Design SIMD, start of the top module:
module SIMD(clk,rst,opcode,funct3,funct7,rd_data1,rd_data2,rd_data3,w_add,immed,instrc_add,wr_add,wr_data );
Size in the first run: roughly 3,900 cells after synthesis, about 86 flip-flops, ~110 I/O pins.
clock: 12.4 ns
lec_check: 0
cap_margin: 20
core_margin: 2
core_utilization: 36
slew_margin: 20
run.sh (not shown) runs the stock make flow with config.mk's settings and CLKGATE_MAP_FILE=.
Change:
--- a/flow/config.mk
+++ b/flow/config.mk
@@ -9,3 +9,3 @@
 export CORE_MARGIN = 2
-export CORE_UTILIZATION = 36
+export CORE_UTILIZATION = 32
 export SLEW_MARGIN = 20
==> flow/constraint.sdc (replaced) <==
create_clock -name core_clock -period 16.0 [get_ports {clk}]
set_input_delay 3.2000 -clock core_clock [delete_from_list [all_inputs] [get_ports {clk}]]
set_output_delay 3.2000 -clock core_clock [all_outputs]
set_load 0.01 [all_outputs]
=> Cell count came out higher by about 3%; register-to-register slack gains 3600 ps; via count came out lower by 0.76%; wire length came out lower by 2.5%; area after synthesis does not change; final area is about the same.
Change:
--- a/flow/config.mk
+++ b/flow/config.mk
@@ -9,3 +9,4 @@
 export CORE_MARGIN = 2
-export CORE_UTILIZATION = 32
+export CORE_UTILIZATION = 50
 export SLEW_MARGIN = 20
+export TNS_END_PERCENT = 5
==> flow/constraint.sdc (replaced) <==
create_clock -name core_clock -period 5.68 [get_ports {clk}]
set_input_delay 1.1360 -clock core_clock [delete_from_list [all_inputs] [get_ports {clk}]]
set_output_delay 1.1360 -clock core_clock [all_outputs]
set_load 0.01 [all_outputs]
After rerunning:
- The new run finished but failed the layout checks on setup timing
- worst setup slack got worse by 5900 ps
- register-to-register slack got worse by 10000 ps
- design area increases by 20%
- synthesized area does not change
- global-route usage increases by 18 points
- via count increases by 13%
Change:
--- a/flow/config.mk
+++ b/flow/config.mk
@@ -9,4 +9,3 @@
 export CORE_MARGIN = 2
-export CORE_UTILIZATION = 50
+export CORE_UTILIZATION = 40
 export SLEW_MARGIN = 20
-export TNS_END_PERCENT = 5
==> flow/constraint.sdc (replaced) <==
create_clock -name core_clock -period 10.6 [get_ports {clk}]
set_input_delay 2.1200 -clock core_clock [delete_from_list [all_inputs] [get_ports {clk}]]
set_output_delay 2.1200 -clock core_clock [all_outputs]
set_load 0.01 [all_outputs]
Result: With this change the flow finished with timing, DRC and antenna clean; clock skew hardly moves; via count is lower by 11%; final area came out lower by 15%; synthesized cell count stays the same; wire length falls by 7.0%; total power falls by 59%; register-to-register slack improved by 4900 ps; hold slack gains 9.8 ps; worst setup slack gains 3300 ps; cell count is lower by 11%; critical path depth went up by 3.

========
Starting RTL as in the previous note.
Settings: LEC_CHECK=0, ABC_AREA=1, CAP_MARGIN=35, CELL_PAD_IN_SITES_DETAIL_PLACEMENT=2, CORE_MARGIN=10, CORE_UTILIZATION=72, CTS_CLUSTER_DIAMETER=351, HOLD_SLACK_MARGIN=0.19, MAX_ROUTING_LAYER=met4, MIN_ROUTING_LAYER=met2, SETUP_SLACK_MARGIN=-0.69, SLEW_MARGIN=20, TNS_END_PERCENT=20; clock period 11.0 ns.
The first run aborted during detailed placement (3_5_place_dp) with DPL-0033.
Then changed:
- CAP_MARGIN: 35 -> 20
- CELL_PAD_IN_SITES_DETAIL_PLACEMENT: 2 -> unset
- CORE_MARGIN: 10 -> 2
- CTS_CLUSTER_DIAMETER: 351 -> 188
- CTS_CLUSTER_SIZE: unset -> 100
- HOLD_SLACK_MARGIN: 0.19 -> unset
- MAX_ROUTING_LAYER: met4 -> unset
- MIN_ROUTING_LAYER: met2 -> unset
- PLACE_DENSITY: unset -> 0.38
- SETUP_SLACK_MARGIN: -0.69 -> unset
- clock period: 11.0 -> 8.76 ns (I/O delays scaled with it)
Now the flow died in global routing (5_1_grt) with GRT-0232.
Area after synthesis is unchanged.
Die area went down by 13%.
Synthesized cell count is unchanged.
Then changed:
- ABC_AREA: 1 -> unset
- CTS_CLUSTER_DIAMETER: 188 -> 307
- CTS_CLUSTER_SIZE: 100 -> 95
- TNS_END_PERCENT: 20 -> 5
- clock period: 8.76 -> 5.87 ns (I/O delays scaled with it)
The changed run did not get past global routing (5_1_grt).
Die size drops by 4.6%.
Synthesized cell count is lower by 19%.
Area after synthesis came out lower by 4.7%.
Then changed:
- ABC_AREA: unset -> 1
- CORE_UTILIZATION: 72 -> 66
- CTS_CLUSTER_DIAMETER: 307 -> unset
- CTS_CLUSTER_SIZE: 95 -> unset
- PLACE_DENSITY: 0.38 -> unset
- TNS_END_PERCENT: 5 -> unset
- clock period: 5.87 -> 7.1 ns (I/O delays scaled with it)
The new run failed in global routing (5_1_grt) on GRT-0232.
Area after synthesis went up by about 5%.
Die area went up by 14%.
Synthesized cell count went up by 23%.
Then changed:
- ABC_AREA: 1 -> unset
- CORE_UTILIZATION: 66 -> 65
- MAX_ROUTING_LAYER: unset -> met4
- clock period: 7.1 -> 9.01 ns (I/O delays scaled with it)
After rerunning: This time the run reached the layout checks and failed them: setup timing. Die size shrinks by about 3.2%. Synthesized cell count shrinks by about 19%. Synthesized area shrinks by 4.7%.
Then changed:
- CORE_UTILIZATION: 65 -> 70
- PLACE_DENSITY_LB_ADDON: unset -> 0.25
Effect:
- With this change the flow died in global routing (5_1_grt)
- synthesized area stays the same
- die size fell by 7.0%
- synthesized cell count stays the same

========
Starting RTL as in the previous note.
clock: 11.0 ns
lec_check: 0
cap_margin: 20
core_margin: 2
core_utilization: 70
cts_cluster_diameter: 291
cts_cluster_size: 43
place_density_lb_addon: 0.0
setup_slack_margin: 1.31
slew_margin: 20
The baseline finished but failed the layout checks on capacitance limit, slew limit.
Next try:
- ABC_AREA: not set -> 1
- CAP_MARGIN: 20 -> 35
- CELL_PAD_IN_SITES_DETAIL_PLACEMENT: not set -> 2
- CORE_MARGIN: 2 -> 10
- CORE_UTILIZATION: 70 -> 40
- CTS_CLUSTER_DIAMETER: 291 -> 351
- CTS_CLUSTER_SIZE: 43 -> not set
- MAX_ROUTING_LAYER: not set -> met4
- MIN_ROUTING_LAYER: not set -> met2
- PLACE_DENSITY_LB_ADDON: 0.0 -> not set
- SETUP_SLACK_MARGIN: 1.31 -> not set
- TNS_END_PERCENT: not set -> 20
The new run stopped in 5_1_grt; synthesized cell count increases by 23%; die size increases by 100%; synthesized area increases by 5.0%.

========
== the reference run ==
Starting RTL as in the previous note.
// SIMD
module SIMD(clk,rst,opcode,funct3,funct7,rd_data1,rd_data2,rd_data3,w_add,immed,instrc_add,wr_add,wr_data );
input clk;   
input rst;   
input [6:0] opcode;  
input [2:0] funct3;  
input [6:0] funct7;  
input [15:0] rd_data1;   
input [15:0] rd_data2;   
input [15:0] rd_data3;   
input [4:0] w_add;   
input [11:0] immed;  
output [6:0]instrc_add;
output [4:0] wr_add;     
output [15:0] wr_data;   
wire [1:0]mode;
reg [12:0]op;
wire [3:0]scr_r;
wire scr;
wire [2:0]op_r;
wire [1:0]mac_hl;
wire [15:0]sig_ex;
wire [6:0]n_instrc_add;
wire [1:0]alu_mode;
wire [12:0]alu_op;
wire alu_scr;
wire signed[15:0]source1;
wire [15:0]data2;
wire signed[15:0]source3;
wire [15:0]exsig_data;
wire signed[15:0]source2;
wire signed[7:0]source1_8_1;
wire signed[7:0]source1_8_2;
wire signed[7:0]source2_8_1;
wire signed[7:0]source2_8_2;
wire signed[7:0]source3_8_1;
wire signed[7:0]source3_8_2;
wire signed[3:0]source1_4_1;
wire signed[3:0]source1_4_2;
wire signed[3:0]source1_4_3;
wire signed[3:0]source1_4_4;
wire signed[3:0]source2_4_1;
wire signed[3:0]source2_4_2;
wire signed[3:0]source2_4_3;
wire signed[3:0]source2_4_4;
wire signed[3:0]source3_4_1;
wire signed[3:0]source3_4_2;
wire signed[3:0]source3_4_3;
wire signed[3:0]source3_4_4;
reg [15:0]result_reg;
reg [31:0]mul_reg;
reg[91:0] pip_reg;
reg [6:0] instrc_add;  
assign scr_r=opcode[3:0];
assign op_r=opcode[6:4];
assign mac_hl=funct7[1:0];
always @(posedge clk)
    begin
        if(!rst)
            instrc_add<=0;
        else
            instrc_add<=n_instrc_add;
    end
assign mode=(funct3==3'b001)? 2'b01:
            (funct3==3'b010)? 2'b10:
  ...
make LEC_CHECK=0 ABC_AREA=1 CAP_MARGIN=20 CORE_MARGIN=7 CORE_UTILIZATION=72 CTS_CLUSTER_SIZE=88 GPL_TIMING_DRIVEN=1 PLACE_DENSITY_LB_ADDON=0.19 SETUP_SLACK_MARGIN=4.51 SLEW_MARGIN=20 finish   # period 18.5 ns
The reference run was carried through to the last stage, and its layout satisfied the timing, DRC and antenna checks.
Relative to the reference run, the following input files were edited for the trial run:
Settings: ABC_AREA removed (was 1); CORE_UTILIZATION changed from 72 to 33; SETUP_SLACK_MARGIN changed from 4.51 to -1.83; CTS_CLUSTER_SIZE changed from 88 to 100; CTS_CLUSTER_DIAMETER newly set to 396; PLACE_DENSITY newly set to 0.81; PLACE_DENSITY_LB_ADDON removed (was 0.19); GPL_TIMING_DRIVEN changed from 1 to 0.
==> results <==
- As of the trial run, yosys cell count had fallen by more than 10% compared to the reference run.
- Compared with the reference run, in the trial run number of port buffers ~0 delta; post-layout minimum cycle time rose by 2.23 ns.

========
amber:
SIMD again, from the RTL that the note above started with.
Design SIMD, start of the top module:
module SIMD(clk,rst,opcode,funct3,funct7,rd_data1,rd_data2,rd_data3,w_add,immed,instrc_add,wr_add,wr_data );
make LEC_CHECK=0 CAP_MARGIN=20 CORE_MARGIN=7 CORE_UTILIZATION=33 CTS_CLUSTER_DIAMETER=280 CTS_CLUSTER_SIZE=98 GPL_TIMING_DRIVEN=0 PLACE_DENSITY=0.81 SETUP_SLACK_MARGIN=0.7 SLEW_MARGIN=20 TNS_END_PERCENT=10 finish   # period 18.5 ns
Setup changes, amber to yarrow
Settings: MIN_ROUTING_LAYER now met2, previously not set; ABC_AREA now 0, previously not set; TNS_END_PERCENT no longer set, was 10; CORE_ASPECT_RATIO now 0.73, previously not set; CELL_PAD_IN_SITES_GLOBAL_PLACEMENT now 1, previously not set; PLACE_DENSITY now 0.63, was 0.81; SLEW_MARGIN now 35, was 20; CTS_CLUSTER_SIZE now 35, was 98; CORE_MARGIN now 2, was 7; SETUP_SLACK_MARGIN no longer set, was 0.7; CTS_CLUSTER_DIAMETER no longer set, was 280.
--- outcome ---
Seen in the log of yarrow: GRT-0116 during 5_1_grt, after which the run never completed.
Diff yarrow..amber | number of distinct library cells after synthesis | unchanged
On cell row count, the lower figure sits with yarrow, not amber.
Diff amber -> yarrow: floorplan-stage core utilization moved down, cell count after placement up 0.70%.
Summary of yarrow over amber: cell count listed in synth_stat.txt neither gained nor lost much, number of buffers inserted by port buffering level.
yarrow ends up with a half-perimeter wire length after placement that is 37000 um higher than in amber.
--- input diff yarrow..zinc ---
Settings: clearing CELL_PAD_IN_SITES_GLOBAL_PLACEMENT, which used to be 1; swapping 33 for 66 in CORE_UTILIZATION; putting SETUP_SLACK_MARGIN at 0.7 where nothing was set; swapping 35 for 20 in CTS_CLUSTER_SIZE; clearing CORE_ASPECT_RATIO, which used to be 0.73; swapping 35 for 20 in SLEW_MARGIN; clearing ABC_AREA, which used to be 0; clearing MIN_ROUTING_LAYER, which used to be met2; swapping 2 for 7 in CORE_MARGIN; clearing PLACE_DENSITY, which used to be 0.63; swapping 0 for 1 in GPL_TIMING_DRIVEN.
Results
zinc completed every stage of the flow, and the final layout passed the timing, DRC and antenna checks.
From yarrow to zinc the numbers moved as follows: count of placed standard cells including taps fell by about 14%, HPWL after detailed placement decreased about 30%, area of the mapped netlist did not really move.
From yarrow to zinc, register area share after synthesis did not move at all.
yarrow -> zinc: die size decreased by more than a quarter
On area of the core region: zinc sits below yarrow.
[compare] base=yarrow new=zinc: pre-CTS setup slack rose by 2.53 ns; number of rows in the core area shows a reduction of 18; horizontal extent of the die has decreased; final estimated routing congestion in global placement picked up an extra 8.0%.
For onyx, these inputs were changed with respect to zinc:
Settings: putting ABC_AREA at 1 where nothing was set; putting CTS_CLUSTER_DIAMETER at 397 where nothing was set; swapping 66 for 72 in CORE_UTILIZATION.
## What came out
Side by side, sequential share of layout area turned out lower in onyx than in zinc. The maximum cell stage delay along the critical path of onyx exceeds that of zinc by 0.18 ns. Taking zinc as the reference, in onyx proportion of total power due to net switching grew by 3.5 points, share of cell area taken by muxes after synthesis shrank by 1.7 points, first-pass GRT wire length grew by 1.9%, total standard cell area after synthesis grew by 1600 um2. Post-route cell area in onyx is 4.1% above zinc. | clock period minus worst slack | lower: onyx |. Per the comparison of onyx with zinc, switching power of the nets went up, number of standard cells in the final layout excluding fillers went up, post-synthesis cell count from yosys went up.
For cedar, these inputs were changed with respect to onyx:
Settings: CORE_ASPECT_RATIO newly set to 0.94; CTS_CLUSTER_SIZE changed from 20 to 35; CORE_MARGIN changed from 7 to 2; GPL_TIMING_DRIVEN changed from 1 to 0; CTS_CLUSTER_DIAMETER removed (was 397); PLACE_DENSITY newly set to 0.81; CELL_PAD_IN_SITES_GLOBAL_PLACEMENT newly set to 1; CORE_UTILIZATION changed from 72 to 33; MIN_ROUTING_LAYER newly set to met2; SETUP_SLACK_MARGIN removed (was 0.7); SLEW_MARGIN changed from 20 to 35.
==> results <==
- Diff onyx -> cedar: fraction of standard cell area that is sequential has decreased; non-clock buffer count has increased; area of all placed cells without fillers has increased; area of the multi-input gates has remained practically unchanged.
- From onyx to cedar the numbers moved as follows: setup slack now smaller; overall routed net length now larger; largest net degree at the start of global routing now smaller.

========
The RTL this note starts from:
==> flow/design.v <==
`timescale 1ns/1ps
module SIMD(clk,rst,opcode,funct3,funct7,rd_data1,rd_data2,rd_data3,w_add,immed,instrc_add,wr_add,wr_data );
input clk;   
input rst;   
input [6:0] opcode;  
input [2:0] funct3;  
input [6:0] funct7;  
input [15:0] rd_data1;   
input [15:0] rd_data2;   
input [15:0] rd_data3;   
input [4:0] w_add;   
input [11:0] immed;  
output [6:0]instrc_add;
output [4:0] wr_add;     
output [15:0] wr_data;   
wire [1:0]mode;
reg [12:0]op;
wire [3:0]scr_r;
wire scr;
wire [2:0]op_r;
wire [1:0]mac_hl;
wire [15:0]sig_ex;
wire [6:0]n_instrc_add;
wire [1:0]alu_mode;
wire [12:0]alu_op;
wire alu_scr;
wire signed[15:0]source1;
wire [15:0]data2;
wire signed[15:0]source3;
wire [15:0]exsig_data;
wire signed[15:0]source2;
wire signed[7:0]source1_8_1;
wire signed[7:0]source1_8_2;
wire signed[7:0]source2_8_1;
wire signed[7:0]source2_8_2;
wire signed[7:0]source3_8_1;
wire signed[7:0]source3_8_2;
wire signed[3:0]source1_4_1;
wire signed[3:0]source1_4_2;
wire signed[3:0]source1_4_3;
wire signed[3:0]source1_4_4;
wire signed[3:0]source2_4_1;
wire signed[3:0]source2_4_2;
wire signed[3:0]source2_4_3;
wire signed[3:0]source2_4_4;
wire signed[3:0]source3_4_1;
wire signed[3:0]source3_4_2;
wire signed[3:0]source3_4_3;
wire signed[3:0]source3_4_4;
reg [15:0]result_reg;
reg [31:0]mul_reg;
reg[91:0] pip_reg;
reg [6:0] instrc_add;  
assign scr_r=opcode[3:0];
assign op_r=opcode[6:4];
assign mac_hl=funct7[1:0];
always @(posedge clk)
    begin
        if(!rst)
            instrc_add<=0;
        else
            instrc_add<=n_instrc_add;
    end
assign mode=(funct3==3'b001)? 2'b01:
            (funct3==3'b010)? 2'b10:
            (funct3==3'b100)? 2'b11:2'b00;
assign scr=(scr_r==4'b0011)? 1:0;
always @ (opcode or funct7 or mac_hl)
    begin
        case (opcode)
            7'b0111011:begin
                            case(funct7)
                                7'b0000000: op=13'b0000_0000_0000_1;  
                                7'b0100000: op=13'b0000_0000_0001_0;  
                                7'b1000001: op=13'b0000_0000_0010_0;  
                                7'b1000010: op=13'b0000_0000_0100_0;  
                                7'b0001000: op=13'b0000_0000_1000_0;  
                                7'b0010000: op=13'b0000_0001_0000_0;  
                                7'b0011000: op=13'b0000_0010_0000_0;  
                                7'b0110000: op=13'b0000_0100_0000_0;  
                                default:op=13'b0000_0000_0000_0;  
                            endcase
                        end
             7'b1001011:begin
                            case(mac_hl)
                                2'b01:op=13'b0000_1000_0000_0;  
                                2'b10:op=13'b0001_0000_0000_0;  
                                default:op=13'b0000_0000_0000_0;  
                            endcase
                        end
             7'b0100011:op=13'b0010_0000_0000_0;  
             7'b1100011:op=13'b0100_0000_0000_0;  
             7'b1010011:op=13'b1000_0000_0000_0;  
             default:op=13'b0000_0000_0000_0;  
        endcase                                   
    end
assign sig_ex={{4{immed[10]}},immed};
assign n_instrc_add=instrc_add+3'b100;
always @(posedge clk)
    begin
        if(!rst)
            pip_reg <=0;
        else
            begin
                pip_reg[1:0]<=mode;  
                pip_reg[14:2]<=op;  
                pip_reg[15]<=scr;  
                pip_reg[31:16]<= rd_data1;  
                pip_reg[47:32]<= rd_data2;  
                pip_reg[63:48]<= rd_data3;  
                pip_reg[68:64]<= w_add;  
                pip_reg[91:76]<= sig_ex; 
            end 
    end
assign alu_mode=pip_reg[1:0];
assign alu_op=pip_reg[14:2];
assign alu_scr=pip_reg[15];
assign source1=pip_reg[31:16];
assign data2=pip_reg[47:32];
assign source3=pip_reg[63:48];
assign wr_add=pip_reg[68:64];
assign exsig_data=pip_reg[91:76];
assign source2=(alu_scr==1'b0)? data2:exsig_data;
assign source1_8_1=source1[7:0];
assign source1_8_2=source1[15:8];
assign source2_8_1=source2[7:0];
assign source2_8_2=source2[15:8];
assign source3_8_1=source3[7:0];
assign source3_8_2=source3[15:8];
assign source1_4_1=source1[3:0];
assign source1_4_2=source1[7:4];
assign source1_4_3=source1[11:8];
assign source1_4_4=source1[15:12];
assign source2_4_1=source2[3:0];
assign source2_4_2=source2[7:4];
assign source2_4_3=source2[11:8];
assign source2_4_4=source2[15:12];
assign source3_4_1=source3[3:0];
assign source3_4_2=source3[7:4];
assign source3_4_3=source3[11:8];
assign source3_4_4=source3[15:12];
always @(alu_op or alu_mode or source1 or source2 or source3 or source1_8_1 or source1_8_2 or 
         source2_8_1 or source2_8_2 or source3_8_1 or source3_8_2 or source1_4_1 or source1_4_2 or
         source1_4_3 or source1_4_4 or source2_4_1 or source2_4_2 or source2_4_3 or source2_4_4 or
         source3_4_1 or source3_4_2 or source3_4_3 or source3_4_3 or source3_4_4)
    begin
        mul_reg=0;
        result_reg=0;
        case(alu_op)
           13'b0000_0000_0000_1:begin
                                    case(alu_mode)
                                        2'b01:result_reg=source1+source2;  
                                        2'b10:result_reg={source1_8_2+source2_8_2,source1_8_1+source2_8_1};  
                                        2'b11:result_reg={source1_4_4+source2_4_4,source1_4_3+source2_4_3,source1_4_2+source2_4_2,source1_4_1+source2_4_1};  
                                        default:result_reg=0;
                                    endcase
                                end
           13'b0000_0000_0001_0:begin
                                    case(alu_mode)
                                        2'b01:result_reg=source1-source2;  
                                        2'b10:result_reg={source1_8_2-source2_8_2,source1_8_1-source2_8_1};  
                                        2'b11:result_reg={source1_4_4-source2_4_4,source1_4_3-source2_4_3,source1_4_2-source2_4_2,source1_4_1-source2_4_1};  
                                        default:result_reg=0;                       
                                    endcase
                                end
           13'b0000_0000_0010_0:begin
                                    case(alu_mode)
                                        2'b01:begin
                                                mul_reg=source1*source2;  
                                                result_reg=mul_reg[15:0];  
                                              end
                                        2'b10:begin
                                                mul_reg[15:0]=source1_8_1*source2_8_1;  
                                                mul_reg[31:16]=source1_8_2*source2_8_2;
                                                result_reg={mul_reg[23:16],mul_reg[7:0]}; 
                                              end
                                        2'b11:begin
                                                mul_reg[7:0]=source1_4_1*source2_4_1;  
                                                mul_reg[15:8]=source1_4_2*source2_4_2;
                                                mul_reg[23:16]=source1_4_3*source2_4_3;
                                                mul_reg[31:24]=source1_4_4*source2_4_4;
                                                result_reg={mul_reg[27:24],mul_reg[19:16],mul_reg[11:8],mul_reg[3:0]}; 
                                              end
                                        default:begin
                                                    result_reg=0;
                                                    mul_reg=0;
                                                end
                                    endcase
                                end
           13'b0000_0000_0100_0:begin
                                    case(alu_mode)
                                        2'b01:begin 
                                                mul_reg=source1*source2;  
                                                result_reg=mul_reg[31:16];  
                                              end
                                        2'b10:begin
                                                mul_reg[15:0]=source1_8_1*source2_8_1;  
                                                mul_reg[31:16]=source1_8_2*source2_8_2;
                                                result_reg={mul_reg[31:24],mul_reg[15:8]}; 
                                              end
                                        2'b11:begin
                                                mul_reg[7:0]=source1_4_1*source2_4_1;  
                                                mul_reg[15:8]=source1_4_2*source2_4_2;
                                                mul_reg[23:16]=source1_4_3*source2_4_3;
                                                mul_reg[31:24]=source1_4_4*source2_4_4;
                                                result_reg={mul_reg[31:28],mul_reg[23:20],mul_reg[15:12],mul_reg[7:4]}; 
                                              end
                                        default:begin
                                                    result_reg=0;
                                                    mul_reg=0;
                                                end
                                    endcase
                                end
           13'b0000_0000_1000_0:result_reg=source1&source2;  
           13'b0000_0001_0000_0:result_reg=source1|source2;  
           13'b0000_0010_0000_0:result_reg=source1^source2;  
           13'b0000_0100_0000_0:result_reg=~source1;  
           13'b0000_1000_0000_0:begin
                                    case(alu_mode)
                                        2'b01:begin
                                                mul_reg=source1*source2+{{16{1'b0}},source3};  
                                                result_reg=mul_reg[15:0];  
                                              end
                                        2'b10:begin
                                                mul_reg[15:0]=source1_8_1*source2_8_1+{{8{1'b0}},source3_8_1};  
                                                mul_reg[31:16]=source1_8_2*source2_8_2+{{8{1'b0}},source3_8_2};
                                                result_reg={mul_reg[23:16],mul_reg[7:0]}; 
                                              end
                                        2'b11:begin
                                                mul_reg[7:0]=source1_4_1*source2_4_1+{{4{1'b0}},source3_4_1};  
                                                mul_reg[15:8]=source1_4_2*source2_4_2+{{4{1'b0}},source3_4_2};
                                                mul_reg[23:16]=source1_4_3*source2_4_3+{{4{1'b0}},source3_4_3};
                                                mul_reg[31:24]=source1_4_4*source2_4_4+{{4{1'b0}},source3_4_4};
                                                result_reg={mul_reg[27:24],mul_reg[19:16],mul_reg[11:8],mul_reg[3:0]}; 
                                              end
                                        default:begin
                                                    result_reg=0;
                                                    mul_reg=0;
                                                end
                                    endcase
                                end
           13'b0001_0000_0000_0:begin
                                    case(alu_mode)
                                        2'b01:begin
                                                mul_reg=source1*source2+{{16{1'b0}},source3};  
                                                result_reg=mul_reg[31:16];  
                                              end
                                        2'b10:begin
                                                mul_reg[15:0]=source1_8_1*source2_8_1+{{8{1'b0}},source3_8_1};  
                                                mul_reg[31:16]=source1_8_2*source2_8_2+{{8{1'b0}},source3_8_2};
                                                result_reg={mul_reg[31:24],mul_reg[15:8]}; 
                                              end
                                        2'b11:begin
                                                mul_reg[7:0]=source1_4_1*source2_4_1+{{4{1'b0}},source3_4_1};  
                                                mul_reg[15:8]=source1_4_2*source2_4_2+{{4{1'b0}},source3_4_2};
                                                mul_reg[23:16]=source1_4_3*source2_4_3+{{4{1'b0}},source3_4_3};
                                                mul_reg[31:24]=source1_4_4*source2_4_4+{{4{1'b0}},source3_4_4};
                                                result_reg={mul_reg[31:28],mul_reg[23:20],mul_reg[15:12],mul_reg[7:4]}; 
                                              end
                                        default:begin
                                                    result_reg=0;
                                                    mul_reg=0;
                                                end                                    
                                    endcase
                                end
           13'b0010_0000_0000_0:result_reg=(source1<<source2);  
           13'b0100_0000_0000_0:result_reg=(source1>>source2);  
           13'b1000_0000_0000_0:result_reg=(source1<<<source2);  
           default:result_reg=0;
        endcase
    end
assign wr_data=result_reg;
endmodule
make LEC_CHECK=0 CAP_MARGIN=20 CORE_MARGIN=2 CORE_UTILIZATION=72 CTS_CLUSTER_SIZE=95 PLACE_DENSITY=0.38 SETUP_SLACK_MARGIN=1.66 SLEW_MARGIN=20 TNS_END_PERCENT=10 finish   # period 5.87 ns
The baseline did not get past global routing (5_1_grt) on GRT-0116.
Then changed:
CORE_UTILIZATION = 52   (was 72)
PLACE_DENSITY = default   (was 0.38)
SETUP_SLACK_MARGIN = default   (was 1.66)
TNS_END_PERCENT = default   (was 10)
clock period = 9.01 ns   (was 5.87 ns; I/O delays follow)
Result: The new run reached the layout checks and failed them: setup timing. Synthesized area stays the same. Synthesized cell count does not change. Die size climbs by about 38%.
Then changed:
CAP_MARGIN = 40   (was 20)
CORE_UTILIZATION = 72   (was 52)
CTS_CLUSTER_SIZE = default   (was 95)
MAX_ROUTING_LAYER = met4   (was default)
PLACE_DENSITY_LB_ADDON = 0.25   (was default)
=>
- Now the flow did not get past global routing (5_1_grt)
- die size goes down by 27%
- synthesized cell count is unchanged
- area after synthesis stays the same
Then changed:
CAP_MARGIN = 20   (was 40)
CORE_UTILIZATION = 70   (was 72)
SLEW_MARGIN = 30   (was 20)
clock period = 8.77 ns   (was 9.01 ns; I/O delays follow)
The changed run did not get past global routing (5_1_grt) with GRT-0232.
Die size rises by a few percent.
Synthesized cell count stays the same.
Synthesized area stays the same.
No activity file was given, so power comes from the tool's default toggle rates.
